run A:
## CannyEdge
module CannyEdge(dAddrRegRow, dAddrRegCol, bWE, bCE, InData, OutData,
	OPMode, bOPEnable, dReadReg, dWriteReg,	clk, rst_b);
Size: ~640 flip-flops, ~38 I/O pins, ~71000 µm² of cells after synthesis.
Settings: LEC_CHECK=0, ABC_AREA=1, CAP_MARGIN=20, CORE_MARGIN=2, CORE_UTILIZATION=72, CTS_CLUSTER_DIAMETER=371, CTS_CLUSTER_SIZE=99, PLACE_DENSITY_LB_ADDON=0.12, SETUP_SLACK_MARGIN=2.27, SLEW_MARGIN=20, TNS_END_PERCENT=5; clock period 7.7 ns.
run.sh (not shown) runs the stock make flow with config.mk's settings and CLKGATE_MAP_FILE=.
Flow for run A halted at 5_1_grt, error code GRT-0232.
diff inputs: run A => run B
- a deleted CTS_CLUSTER_DIAMETER that had been 371
- a deleted TNS_END_PERCENT that had been 5
- a deleted CTS_CLUSTER_SIZE that had been 99
- an added PLACE_DENSITY of 0.6
- a deleted ABC_AREA that had been 1
- a deleted SETUP_SLACK_MARGIN that had been 2.27
- a change of CORE_UTILIZATION from 72 to 66
- a deleted PLACE_DENSITY_LB_ADDON that had been 0.12
- a change of the clock period (ns, I/O delays scaled along) from 7.7 to 8.17
==> results <==
Of run A and run B, only run A never reached the final stage.
Every stage of run B finished as expected; the final checks, on the other hand, flagged negative setup slack, which means the layout fails.
Run B vs. run A: synthesized cell count went down by 2351.
Proportion of synthesized area in mux cells in run B is 7.8 points higher than in run A
Routability congestion estimate: lower on run B
Diff run A -> run B | register area share after synthesis | increase of 1.2 points
Looking at number of nets at floorplan, run B sits 2351 lower than run A does.
Cell count listed in synth_stat.txt for run B: about 26% down relative to run A
Relative to run A, the x dimension of the die measured on run B has increased slightly.
Compared with run A, run B shows a higher post-synthesis adder-cell area fraction.
Diff run A -> run B: area of the mapped netlist fell by 4.8%, number of distinct library cells after synthesis now sits higher.
Relative to run B, the following input files were edited for run C:
- swapping 66 for 68 in CORE_UTILIZATION
- swapping 8.17 for 10.4 in the clock period (ns, I/O delays scaled along)
## What came out
Every stage of the flow completed for run C, and the final layout passed the timing, DRC and antenna checks.
Changes observed in run C relative to run B: worst hold slack shows a reduction of 0.0083 ns, number of global-route vias before repair went down, core utilization down 1.4 points.
[run C] count of clock-buffer cells in the layout rose 11 relative to run B
On final cycle utilization of the critical path, the higher figure sits with run B, not run C.
### run C -> run D
- swapping 68 for 72 in CORE_UTILIZATION
- putting TNS_END_PERCENT at 5 where nothing was set
- swapping 10.4 for 12.1 in the clock period (ns, I/O delays scaled along)
- Across both runs, die boundary width was lower for run D than for run C.
- The final reports for run D and run C show utilization of the core after routing higher in the former.
- Worst hold slack of run D is on par with run C.
- Run C has lower met1 track demand over resource in global routing than run D.
- Between run C and run D, worst reg2reg path depth is lower for run C, run D comes in above that.
- Compared with run C, in run D setup slack increased 1.29 ns; sequential share of layout area closely matched the old numbers; static leakage power comparable.

---

CannyEdge again, from the RTL that the note above started with.
clock: 10.4 ns
lec_check: 0
cap_margin: 20
core_margin: 2
core_utilization: 55
place_density: 0.6
slew_margin: 20
==> next run, changes <==
CORE_UTILIZATION = 71   (was 55)
CTS_CLUSTER_SIZE = 25   (was default)
PLACE_DENSITY = 0.64   (was 0.6)
SETUP_SLACK_MARGIN = -0.64   (was default)
clock period = 9.0 ns   (was 10.4 ns; I/O delays follow)
Result: The new run completed, yet does not pass: negative setup slack; register-to-register slack got worse by 0.81 ns; global-route usage increases by 11 points; final cell count fell by about 2.4%; sequential share of layout area decreases by 0.20 points.
==> next run, changes <==
CORE_UTILIZATION = 69   (was 71)
CTS_CLUSTER_SIZE = default   (was 25)
PLACE_DENSITY = 0.6   (was 0.64)
SETUP_SLACK_MARGIN = default   (was -0.64)
clock period = 16.7 ns   (was 9.0 ns; I/O delays follow)
- This time the run finished clean
- cell area shrinks by 1.8%
- wire length hardly moves
- die area grows by 2.9%
- utilization shrinks by 3.2 points
- total power shrinks by 46%
- maximum frequency shrinks by 9.5%
- sequential power shrinks by 46%
- synthesized cell count stays the same
- sequential share of layout area grows by 0.42 points
==> next run, changes <==
CORE_UTILIZATION = 72   (was 69)
CTS_CLUSTER_DIAMETER = 94   (was default)
SETUP_SLACK_MARGIN = 1.36   (was default)
clock period = 7.99 ns   (was 16.7 ns; I/O delays follow)
After rerunning: This time the run finished with negative setup slack left. Via count grows by a little under a tenth. Routed wire length came out higher by a few percent. Sequential share of layout area fell by 1.6 points. Utilization went up by 8.8 points. Worst setup slack gets worse by 7.5 ns.

---

## north
Starting RTL as in the previous note.
// CannyEdge
module CannyEdge(dAddrRegRow, dAddrRegCol, bWE, bCE, InData, OutData,
	OPMode, bOPEnable, dReadReg, dWriteReg,	clk, rst_b);
Settings: LEC_CHECK=0, CAP_MARGIN=20, CORE_MARGIN=2, CORE_UTILIZATION=71, CTS_CLUSTER_SIZE=100, PLACE_DENSITY=0.64, SETUP_SLACK_MARGIN=3.09, SLEW_MARGIN=20; clock period 10.7 ns.
The inputs of south differ from those of north as listed below.
# north
export LEC_CHECK = 0
export CAP_MARGIN = 20
export CORE_MARGIN = 2
export CORE_UTILIZATION = 71
export CTS_CLUSTER_SIZE = 100
export PLACE_DENSITY = 0.64
export SETUP_SLACK_MARGIN = 3.09
export SLEW_MARGIN = 20
create_clock -name core_clock -period 10.7 [get_ports {clk}]
# south
export LEC_CHECK = 0
export CAP_MARGIN = 0
export CORE_MARGIN = 2
export CORE_UTILIZATION = 72
export CTS_CLUSTER_DIAMETER = 79
export SLEW_MARGIN = 20
create_clock -name core_clock -period 7.86 [get_ports {clk}]
[summary]
No crash in south: every stage finished, but the layout fails its final checks due to setup timing. south falls short of north in cell area after layout. Summary: with north as the reference, tally of clock buffers in the finished layout in south moved down slightly. Compared south vs north, and core utilization of the finished layout is up in south. What north reported for number of global-route vias before repair has to be multiplied by 1.08 to get the figure for south. Compared with north, south shows a hold slack that is 0.022 ns higher. Comparing north and south, the lower global routing met1 resource utilization was measured on south. Setup slack in south is smaller than in north. Between north and south, logic gate fraction of the total cell area is lower for south, north comes in above that. Comparing north and south, the higher setup fix buffers added after clock tree synthesis is on north. south: number of CTS-inserted buffers lower than north.
What east does differently from south at the input level:
# south
export LEC_CHECK = 0
export CAP_MARGIN = 0
export CORE_MARGIN = 2
export CORE_UTILIZATION = 72
export CTS_CLUSTER_DIAMETER = 79
export SLEW_MARGIN = 20
create_clock -name core_clock -period 7.86 [get_ports {clk}]
# east
export LEC_CHECK = 0
export ABC_AREA = 1
export CAP_MARGIN = 20
export CORE_MARGIN = 2
export CORE_UTILIZATION = 72
export CTS_CLUSTER_DIAMETER = 94
export PLACE_DENSITY_LB_ADDON = 0.07
export SETUP_SLACK_MARGIN = 2.3
export SLEW_MARGIN = 20
create_clock -name core_clock -period 7.99 [get_ports {clk}]
==> comparison <==
Of the runs south and east, none of them finished clean. Stage in which a tool error killed east: global routing (5_1_grt). south ran in full, but the layout does not pass; the checks complain about setup timing. From east to south, total I/O pin count did not move at all. east against south; total die area is up by a few percent. [compare] base=south new=east: combined area of all synthesized cells shows an increase of about 5%; cell count after placement increased about 28%; TritonCTS sink count has remained practically unchanged.
Changes in west relative to east:
# east
export LEC_CHECK = 0
export ABC_AREA = 1
export CAP_MARGIN = 20
export CORE_MARGIN = 2
export CORE_UTILIZATION = 72
export CTS_CLUSTER_DIAMETER = 94
export PLACE_DENSITY_LB_ADDON = 0.07
export SETUP_SLACK_MARGIN = 2.3
export SLEW_MARGIN = 20
create_clock -name core_clock -period 7.99 [get_ports {clk}]
# west
export LEC_CHECK = 0
export CAP_MARGIN = 20
export CORE_MARGIN = 2
export CORE_UTILIZATION = 40
export MAX_ROUTING_LAYER = met4
export PLACE_DENSITY = 0.6
export SLEW_MARGIN = 20
create_clock -name core_clock -period 17.9 [get_ports {clk}]
Findings:
west vs. east: total die size rose about 70%, post-synthesis cell area fell 4.8%, sequential fraction of the synthesis area rose 1.2 points.
west -> east: total of buffers placed on input and output ports delta 0, exact match
| number of instances in the synthesized netlist | higher: east |
Summary of east and west: one run falls short of a clean finish, namely east.
Run status, east: aborted in global routing (5_1_grt), error GRT-0232
Input changes introduced in middle (baseline for comparison: west):
# west
export LEC_CHECK = 0
export CAP_MARGIN = 20
export CORE_MARGIN = 2
export CORE_UTILIZATION = 40
export MAX_ROUTING_LAYER = met4
export PLACE_DENSITY = 0.6
export SLEW_MARGIN = 20
create_clock -name core_clock -period 17.9 [get_ports {clk}]
# middle
export LEC_CHECK = 0
export ABC_AREA = 1
export CAP_MARGIN = 20
export CORE_MARGIN = 2
export CORE_UTILIZATION = 72
export CTS_CLUSTER_DIAMETER = 371
export CTS_CLUSTER_SIZE = 99
export PLACE_DENSITY = 0.6
export SLEW_MARGIN = 20
export TNS_END_PERCENT = 10
create_clock -name core_clock -period 6.49 [get_ports {clk}]
[summary]
global routing (5_1_grt): middle exited with error
Summary — total nets after synthesis, middle relative to west: higher, by 2351.
west → middle: synthesized cell count went up; standard-cell row count went down; average size of a mapped cell went down.
The placeable core region of middle was superior to that of west.
Of middle and west, the higher number of different library cells in the post-synthesis netlist belongs to west.
What west reported for overall chip area has to be multiplied by 0.59 to get the figure for middle.
Per the comparison of middle with west, maximum level of the CTS H-tree fell by 2, xor/xnor cell area share of the yosys netlist fell by 1.7 points, core utilization before placement rose by 32 points.

---

run 1:
Starting RTL as in the previous note.
==> flow/config.mk <==
export PLATFORM = sky130hd
export DESIGN_NAME = CannyEdge
export DESIGN_NICKNAME = CannyEdge
export VERILOG_FILES = /design/flow/design.v
export SDC_FILE = /design/flow/constraint.sdc
export NUM_CORES = 4
export LEC_CHECK = 0
export CAP_MARGIN = 0
export CORE_ASPECT_RATIO = 1.34
export CORE_MARGIN = 2
export CORE_UTILIZATION = 72
export CTS_CLUSTER_DIAMETER = 79
export SETUP_SLACK_MARGIN = -0.61
export SLEW_MARGIN = 20
==> flow/constraint.sdc <==
create_clock -name core_clock -period 7.86 [get_ports {clk}]
set_input_delay 1.5720 -clock core_clock [delete_from_list [all_inputs] [get_ports {clk}]]
set_output_delay 1.5720 -clock core_clock [all_outputs]
set_load 0.01 [all_outputs]
Although it ran to completion, run 1 produced a layout that fails the final checks because of setup timing.
[inputs] run 2 vs run 1
- clearing CORE_ASPECT_RATIO, which used to be 1.34
- putting PLACE_DENSITY at 0.65 where nothing was set
- swapping -0.61 for 0.82 in SETUP_SLACK_MARGIN
- swapping 79 for 93 in CTS_CLUSTER_DIAMETER
- swapping 0 for 5 in CAP_MARGIN
- swapping 7.86 for 8.17 in the clock period (ns, I/O delays scaled along)
Results
Final cell area excluding filler cells up 800 sq um in run 2 wrt run 1. In the tables for run 1 and run 2, via total after detailed routing reads higher with run 2. No crash in run 2: every stage finished, but the layout fails its final checks due to setup timing. Diff run 1 and run 2: number of cells on the critical path higher in run 2. The non-clock buffer count in run 2 sits about 11% below the value recorded for run 1. Taking run 1 as the reference point, the antenna diode count of run 2 falls by 1.
Relative to run 2, the following input files were edited for run 3:
- a change of PLACE_DENSITY from 0.65 to 0.6
- a deleted SETUP_SLACK_MARGIN that had been 0.82
- a deleted CTS_CLUSTER_DIAMETER that had been 93
- a change of CAP_MARGIN from 5 to 20
- a change of CORE_UTILIZATION from 72 to 40
- a change of the clock period (ns, I/O delays scaled along) from 8.17 to 10.4
Results
Run 3 completed end to end with timing, DRC and antenna clean. Detailed-routed wire length on met3 in run 3 is 48% below run 2. Run 2 → run 3: number of clock-tree buffers in the layout went up about 12%; clock-pin slew reported for the worst setup and hold paths after clock tree synthesis closely matched the old numbers. In the flow results for run 2 and run 3, the initial antenna violation count is smaller on run 3. [run 3] clock network power share rose 3.6 points relative to run 2.
Power figures rest on the tool's default switching activity, not on a simulated workload.
